Setup of v29:
// mac_array
module mac_array #(
    parameter NUM_CHANNELS = 4,
    parameter DATA_WIDTH = 8,
    parameter ACCUM_WIDTH = 32,
    parameter OUTPUT_WIDTH = 16
)(
    input  clk,
    input  rst_n,
    input  [NUM_CHANNELS-1:0] enable,
    input  [NUM_CHANNELS-1:0] clear_acc,
    input  [DATA_WIDTH*NUM_CHANNELS-1:0] input_data,
    input  [DATA_WIDTH*NUM_CHANNELS-1:0] weight,
    output [OUTPUT_WIDTH*NUM_CHANNELS-1:0] mac_out,
    output [OUTPUT_WIDTH*NUM_CHANNELS-1:0] activated_out,
    output [NUM_CHANNELS-1:0] valid,
    output [NUM_CHANNELS-1:0] overflow
);
For scale: about 210 I/O pins.
export LEC_CHECK = 0
export CAP_MARGIN = 25
export CORE_ASPECT_RATIO = 1.03
export CORE_MARGIN = 8
export CORE_UTILIZATION = 50
export CTS_CLUSTER_DIAMETER = 83
export CTS_CLUSTER_SIZE = 47
export GPL_ROUTABILITY_DRIVEN = 0
export GPL_TIMING_DRIVEN = 0
export HOLD_SLACK_MARGIN = 0.25
export MIN_ROUTING_LAYER = met2
export PLACE_DENSITY = 0.45
export SETUP_SLACK_MARGIN = 0.36
export SLEW_MARGIN = 20
export TNS_END_PERCENT = 90
create_clock -name core_clock -period 8.5 [get_ports {clk}]
run.sh (not shown) runs the stock make flow with config.mk's settings and CLKGATE_MAP_FILE=.
Finished, but not clean: v29, with design-rule violations.
Here is what was changed in the inputs of v3 compared with v29.
==> flow/config.mk <==
export PLATFORM = sky130hd
export DESIGN_NAME = mac_array
export DESIGN_NICKNAME = mac_array
export VERILOG_FILES = /design/flow/design.v
export SDC_FILE = /design/flow/constraint.sdc
export NUM_CORES = 4
export LEC_CHECK = 0
export CAP_MARGIN = 15
export CELL_PAD_IN_SITES_DETAIL_PLACEMENT = 1
export CORE_ASPECT_RATIO = 0.88
export CORE_MARGIN = 4
export CORE_UTILIZATION = 40
export CTS_CLUSTER_DIAMETER = 292
export CTS_CLUSTER_SIZE = 39
export GPL_ROUTABILITY_DRIVEN = 1
export GPL_TIMING_DRIVEN = 0
export HOLD_SLACK_MARGIN = 0.01
export MAX_ROUTING_LAYER = met4
export SETUP_SLACK_MARGIN = 2.04
export SLEW_MARGIN = 20
Results
- Summary — utilization, v3 relative to v29: lower, by 5.3 points.
- Looking at clock share of power across v3 and v29, the one that comes out lower is v3.
- v3: no failed stages, no open violations at the end
- In the route summary, v3 ends up with a via count below that of v29.
- Net count reported at finish up 117 in v3 wrt v29
Changes in v35 relative to v3:
==> flow/config.mk <==
export PLATFORM = sky130hd
export DESIGN_NAME = mac_array
export DESIGN_NICKNAME = mac_array
export VERILOG_FILES = /design/flow/design.v
export SDC_FILE = /design/flow/constraint.sdc
export NUM_CORES = 4
export LEC_CHECK = 0
export ABC_AREA = 1
export CAP_MARGIN = 20
export CELL_PAD_IN_SITES_GLOBAL_PLACEMENT = 0
export CORE_ASPECT_RATIO = 0.5
export CORE_MARGIN = 2
export CORE_UTILIZATION = 57
export CTS_CLUSTER_DIAMETER = 336
export CTS_CLUSTER_SIZE = 98
export HOLD_SLACK_MARGIN = 0.28
export PLACE_DENSITY = 0.35
export SLEW_MARGIN = 20
export TNS_END_PERCENT = 15
==> results <==
Changes observed in v35 relative to v3: power down 4.1 mW, final setup skew now sits higher, routed wirelength normalized by instance count -37%. v35: total global-route track usage is 3.9 points higher than what v3 reported. Floorplan utilization: lower on v3. v35 against v3: share of the final layout cell area in sequential cells higher; largest fanout on the critical path higher; final cell count higher. From v3 to v35 the numbers moved as follows: chip height went down 34%, horizontal die dimension went up about 16%.
Modified inputs, v46 compared to v35
-- flow/config.mk --
<<< v35, line 10
export CELL_PAD_IN_SITES_GLOBAL_PLACEMENT = 0
>>> v46, line 10
export CELL_PAD_IN_SITES_DETAIL_PLACEMENT = 1
export CELL_PAD_IN_SITES_GLOBAL_PLACEMENT = 1
<<< v35, line 13
export CORE_UTILIZATION = 57
>>> v46, line 14
export CORE_UTILIZATION = 32
<<< v35, line 16
export HOLD_SLACK_MARGIN = 0.28
export PLACE_DENSITY = 0.35
>>> v46, line 17
export HOLD_SLACK_MARGIN = 0.27
export PLACE_DENSITY_LB_ADDON = 0.06
### Flow results
No run among v46 and v35 stopped early or left any final violation; all are clean.
Between v46 and v35, it is v46 whose instance area after placement is higher, by 2.7%.
Summary — core utilization at floorplan, v46 relative to v35: lower, by 25 points.
Compared with v35, v46 shows core area higher by 33000 sq um.
Status: number of instances on the worst hold path parity (v46, v35)
Per the comparison of v46 with v35, clock network fraction of design power fell by 1.8 points; sequential share of layout area fell 0.25 points.
Setup slack: v46 more than v35
Going from v35 to v46, chip area grew by more than half.

* * *

v48:
Starting RTL as in the previous note.
make LEC_CHECK=0 CAP_MARGIN=20 CORE_ASPECT_RATIO=0.88 CORE_MARGIN=2 CORE_UTILIZATION=40 CTS_CLUSTER_DIAMETER=292 GPL_ROUTABILITY_DRIVEN=0 HOLD_SLACK_MARGIN=0.01 MAX_ROUTING_LAYER=met4 SETUP_SLACK_MARGIN=2.04 SLEW_MARGIN=20 finish   # period 8.5 ns
What v34 does differently from v48 at the input level:
- HOLD_SLACK_MARGIN removed (was 0.01)
- CTS_CLUSTER_DIAMETER changed from 292 to 242
- CORE_ASPECT_RATIO changed from 0.88 to 0.5
- GPL_ROUTABILITY_DRIVEN removed (was 0)
- CTS_CLUSTER_SIZE newly set to 98
- SETUP_SLACK_MARGIN removed (was 2.04)
- CORE_UTILIZATION changed from 40 to 43
- MAX_ROUTING_LAYER removed (was met4)
[summary]
Maximum frequency from static timing analysis on v34 is behind v48.
The largest net degree at the start of global routing in v34 was higher than what v48 gave.
Compared with v48, v34 improves cell area.
[inputs] v52 vs v34
- CORE_ASPECT_RATIO changed from 0.5 to 1.76
- CORE_UTILIZATION changed from 43 to 44
- SETUP_SLACK_MARGIN newly set to -0.8
## What came out
- v52: synthesis-to-finish area growth is 1.0 points lower than what v34 reported.
- Cmp v52 vs v34: switching fraction of total power lower in v52
- Area of the multi-input gates, v52 and v34: higher on v34
- There was hardly any difference in worst hold slack between v34 and v52.
- Detailed placement HPWL: v52 and v34 compared, higher one is v52
- v52 vs v34: wire length of the first global-routing pass up by a few percent
- Layout checks on v52: not met. Flow itself completed; violations: setup timing.
- Compared with v34, in v52 power consumed by the clock network up about 10%; cell count down about 1%.

* * *

The RTL this note starts from:
==> flow/design.v <==
module vedic_2x2 (
    input  [1:0] a,
    input  [1:0] b,
    output [3:0] product
);
    wire [3:0] partial;
    wire c1, c2;
    assign partial[0] = a[0] & b[0];
    assign partial[1] = a[1] & b[0];
    assign partial[2] = a[0] & b[1];
    assign partial[3] = a[1] & b[1];
    assign product[0] = partial[0];
    assign {c1, product[1]} = partial[1] + partial[2];
    assign {c2, product[2]} = partial[3] + c1;
    assign product[3] = c2;
endmodule
module vedic_mult #(
    parameter WIDTH = 8
)(
    input  [WIDTH-1:0] a,
    input  [WIDTH-1:0] b,
    output [2*WIDTH-1:0] product
);
    generate
        if (WIDTH == 2) begin : base_case
            vedic_2x2 v2x2 (
                .a(a),
                .b(b),
                .product(product)
            );
        end else begin : recursive_case
            localparam HALF_WIDTH = WIDTH / 2;
            wire [WIDTH-1:0] q0, q1, q2, q3;
            wire [2*WIDTH-1:0] aligned_q0, aligned_q1, aligned_q2, aligned_q3;
            wire [2*WIDTH-1:0] temp1, temp2;
            vedic_mult #(HALF_WIDTH) m0 (
                .a(a[HALF_WIDTH-1:0]),
                .b(b[HALF_WIDTH-1:0]),
                .product(q0)
            );
            vedic_mult #(HALF_WIDTH) m1 (
                .a(a[WIDTH-1:HALF_WIDTH]),
                .b(b[HALF_WIDTH-1:0]),
                .product(q1)
            );
            vedic_mult #(HALF_WIDTH) m2 (
                .a(a[HALF_WIDTH-1:0]),
                .b(b[WIDTH-1:HALF_WIDTH]),
                .product(q2)
            );
            vedic_mult #(HALF_WIDTH) m3 (
                .a(a[WIDTH-1:HALF_WIDTH]),
                .b(b[WIDTH-1:HALF_WIDTH]),
                .product(q3)
            );
            assign aligned_q0 = {{WIDTH{1'b0}}, q0};
            assign aligned_q1 = {{HALF_WIDTH{1'b0}}, q1, {HALF_WIDTH{1'b0}}};
            assign aligned_q2 = {{HALF_WIDTH{1'b0}}, q2, {HALF_WIDTH{1'b0}}};
            assign aligned_q3 = {q3, {WIDTH{1'b0}}};
            assign temp1 = aligned_q0 + aligned_q1;
            assign temp2 = temp1 + aligned_q2;
            assign product = temp2 + aligned_q3;
        end
    endgenerate
endmodule
module sigmoid_activation #(
    parameter WIDTH = 16,
    parameter FRAC_BITS = 11
)(
    input  signed [WIDTH-1:0] x,
    output [WIDTH-1:0] y
);
    localparam signed [WIDTH-1:0] NEG_THRESHOLD = -(4 << FRAC_BITS);
    localparam signed [WIDTH-1:0] POS_THRESHOLD = (4 << FRAC_BITS);
    localparam [WIDTH-1:0] ZERO_VAL = {WIDTH{1'b0}};
    localparam [WIDTH-1:0] HALF_VAL = (1 << (WIDTH-1));
    localparam [WIDTH-1:0] ONE_VAL  = {WIDTH{1'b1}};
    reg [WIDTH-1:0] y_reg;
    always @(*) begin
        if ($signed(x) < NEG_THRESHOLD)
            y_reg = ZERO_VAL;
        else if ($signed(x) > POS_THRESHOLD)
            y_reg = ONE_VAL;
        else
            y_reg = HALF_VAL + {{3{x[WIDTH-1]}}, x[WIDTH-1:3]};
    end
    assign y = y_reg;
endmodule
module mac_unit #(
    parameter DATA_WIDTH = 8,
    parameter ACCUM_WIDTH = 32,
    parameter OUTPUT_WIDTH = 16,
    parameter USE_SQRT_CSLA = 1,
    parameter ENABLE_ACTIVATION = 1,
    parameter FRAC_BITS = 11
)(
    input  clk,
    input  rst_n,
    input  enable,
    input  clear_acc,
    input  [DATA_WIDTH-1:0] input_data,
    input  [DATA_WIDTH-1:0] weight,
    output [OUTPUT_WIDTH-1:0] mac_out,
    output [OUTPUT_WIDTH-1:0] activated_out,
    output valid,
    output overflow
);
    localparam MULT_WIDTH = 2 * DATA_WIDTH;
    wire [MULT_WIDTH-1:0] mult_result;
    reg [ACCUM_WIDTH-1:0] accumulator;
    reg [ACCUM_WIDTH-1:0] next_acc;
    wire [ACCUM_WIDTH:0] acc_sum;
    reg overflow_reg;
    reg valid_reg;
    vedic_mult #(
        .WIDTH(DATA_WIDTH)
    ) multiplier (
        .a(input_data),
        .b(weight),
        .product(mult_result)
    );
    assign acc_sum = {1'b0, accumulator} + {{(ACCUM_WIDTH-MULT_WIDTH+1){1'b0}}, mult_result};
    always @(*) begin
        if (enable) begin
            if (clear_acc) begin
                next_acc = {{(ACCUM_WIDTH-MULT_WIDTH){1'b0}}, mult_result};
            end else begin
                next_acc = acc_sum[ACCUM_WIDTH-1:0];
            end
        end else if (clear_acc) begin
            next_acc = {ACCUM_WIDTH{1'b0}};
        end else begin
            next_acc = accumulator;
        end
    end
    always @(posedge clk or negedge rst_n) begin
        if (!rst_n)
            accumulator <= {ACCUM_WIDTH{1'b0}};
        else
            accumulator <= next_acc;
    end
    always @(posedge clk or negedge rst_n) begin
        if (!rst_n)
            overflow_reg <= 1'b0;
        else if (clear_acc)
            overflow_reg <= 1'b0;
        else if (enable && acc_sum[ACCUM_WIDTH])
            overflow_reg <= 1'b1;
    end
    assign overflow = overflow_reg;
    assign mac_out = accumulator[OUTPUT_WIDTH-1:0];
    generate
        if (ENABLE_ACTIVATION) begin : gen_activation
            sigmoid_activation #(
                .WIDTH(OUTPUT_WIDTH),
                .FRAC_BITS(FRAC_BITS)
            ) activation (
                .x(mac_out),
                .y(activated_out)
            );
        end else begin : no_activation
            assign activated_out = mac_out;
        end
    endgenerate
    always @(posedge clk or negedge rst_n) begin
        if (!rst_n)
            valid_reg <= 1'b0;
        else
            valid_reg <= enable;
    end
    assign valid = valid_reg;
endmodule
module mac_array #(
    parameter NUM_CHANNELS = 4,
    parameter DATA_WIDTH = 8,
    parameter ACCUM_WIDTH = 32,
    parameter OUTPUT_WIDTH = 16
)(
    input  clk,
    input  rst_n,
    input  [NUM_CHANNELS-1:0] enable,
    input  [NUM_CHANNELS-1:0] clear_acc,
    input  [DATA_WIDTH*NUM_CHANNELS-1:0] input_data,
    input  [DATA_WIDTH*NUM_CHANNELS-1:0] weight,
    output [OUTPUT_WIDTH*NUM_CHANNELS-1:0] mac_out,
    output [OUTPUT_WIDTH*NUM_CHANNELS-1:0] activated_out,
    output [NUM_CHANNELS-1:0] valid,
    output [NUM_CHANNELS-1:0] overflow
);
    genvar i;
    generate
        for (i = 0; i < NUM_CHANNELS; i = i + 1) begin : mac_channels
            mac_unit #(
                .DATA_WIDTH(DATA_WIDTH),
                .ACCUM_WIDTH(ACCUM_WIDTH),
                .OUTPUT_WIDTH(OUTPUT_WIDTH)
            ) mac_inst (
                .clk(clk),
                .rst_n(rst_n),
                .enable(enable[i]),
                .clear_acc(clear_acc[i]),
                .input_data(input_data[DATA_WIDTH*(i+1)-1:DATA_WIDTH*i]),
                .weight(weight[DATA_WIDTH*(i+1)-1:DATA_WIDTH*i]),
                .mac_out(mac_out[OUTPUT_WIDTH*(i+1)-1:OUTPUT_WIDTH*i]),
                .activated_out(activated_out[OUTPUT_WIDTH*(i+1)-1:OUTPUT_WIDTH*i]),
                .valid(valid[i]),
                .overflow(overflow[i])
            );
        end
    endgenerate
endmodule
make LEC_CHECK=0 CAP_MARGIN=20 CORE_ASPECT_RATIO=0.5 CORE_MARGIN=2 CORE_UTILIZATION=72 CTS_CLUSTER_DIAMETER=374 CTS_CLUSTER_SIZE=99 PLACE_DENSITY=0.36 SETUP_SLACK_MARGIN=-0.44 SLEW_MARGIN=20 finish   # period 4.52 ns
The baseline failed in clock tree synthesis.
Then changed:
CORE_ASPECT_RATIO = not set   (was 0.5)
CORE_UTILIZATION = 40   (was 72)
CTS_CLUSTER_DIAMETER = not set   (was 374)
CTS_CLUSTER_SIZE = not set   (was 99)
PLACE_DENSITY = not set   (was 0.36)
SETUP_SLACK_MARGIN = not set   (was -0.44)
clock period = 8.5 ns   (was 4.52 ns; I/O delays follow)
With this change the flow completed without violations.
Synthesized area stays the same.
Synthesized cell count does not change.
Die size went up by 77%.

* * *

Starts from the design.v that is shown in full above.
==> flow/config.mk <==
export PLATFORM = sky130hd
export DESIGN_NAME = mac_array
export DESIGN_NICKNAME = mac_array
export VERILOG_FILES = /design/flow/design.v
export SDC_FILE = /design/flow/constraint.sdc
export NUM_CORES = 4
export LEC_CHECK = 0
export CAP_MARGIN = 20
export CORE_ASPECT_RATIO = 0.5
export CORE_MARGIN = 2
export CORE_UTILIZATION = 72
export CTS_CLUSTER_DIAMETER = 329
export CTS_CLUSTER_SIZE = 99
export SETUP_SLACK_MARGIN = -0.44
export SLEW_MARGIN = 20
==> flow/constraint.sdc <==
create_clock -name core_clock -period 4.52 [get_ports {clk}]
set_input_delay 0.9040 -clock core_clock [delete_from_list [all_inputs] [get_ports {clk}]]
set_output_delay 0.9040 -clock core_clock [all_outputs]
set_load 0.01 [all_outputs]
The first run never finished: it broke off in clock tree synthesis.
Rerun with:
Settings changed: CORE_ASPECT_RATIO 0.5 to default, CTS_CLUSTER_DIAMETER 329 to default, CTS_CLUSTER_SIZE 99 to 38, PLACE_DENSITY from default to 0.67, SETUP_SLACK_MARGIN -0.44 to default, TNS_END_PERCENT from default to 5.
Clock period 4.52 ns to 7.55 ns, I/O delays scaled along.
After rerunning: This time the run ended with an error in global routing, error GRT-0232. Area after synthesis does not change. Die size stays flat. Synthesized cell count stays the same.
Rerun with:
Settings changed: CORE_UTILIZATION 72 to 66, CTS_CLUSTER_SIZE 38 to 45, PLACE_DENSITY 0.67 to default.
Clock period 7.55 ns to 5.59 ns, I/O delays scaled along.
What happened: The new run finished with negative setup slack left; synthesized area does not change; die area increases by a little under a tenth; synthesized cell count does not change.
Rerun with:
Settings changed: CORE_UTILIZATION 66 to 58, CTS_CLUSTER_SIZE 45 to 56, SETUP_SLACK_MARGIN from default to 1.65.
Outcome: The new run produced a layout that fails on negative setup slack; power goes down by a few percent; wire length goes down by a quarter to a third; utilization goes down by 12 points; via count goes down by about a fifth; flip-flop count is unchanged.
Rerun with:
Settings changed: CORE_UTILIZATION 58 to 70, CTS_CLUSTER_SIZE 56 to 45, MAX_ROUTING_LAYER from default to met4, PLACE_DENSITY from default to 0.64, SETUP_SLACK_MARGIN 1.65 to default.
Clock period 5.59 ns to 7.07 ns, I/O delays scaled along.
With this change the flow aborted during global routing.
Die size shrinks by 17%.
Synthesized cell count is unchanged.
Area after synthesis is unchanged.
Rerun with:
Settings changed: CORE_UTILIZATION 70 to 40, CTS_CLUSTER_SIZE 45 to default, MAX_ROUTING_LAYER met4 to default, PLACE_DENSITY 0.64 to default, TNS_END_PERCENT 5 to default.
Clock period 7.07 ns to 8.31 ns, I/O delays scaled along.
With this change the flow passed the timing, design-rule and antenna checks.
Synthesized cell count is unchanged.
Die size rises by 73%.
Synthesized area stays the same.
Power figures rest on the tool's default switching activity, not on a simulated workload.
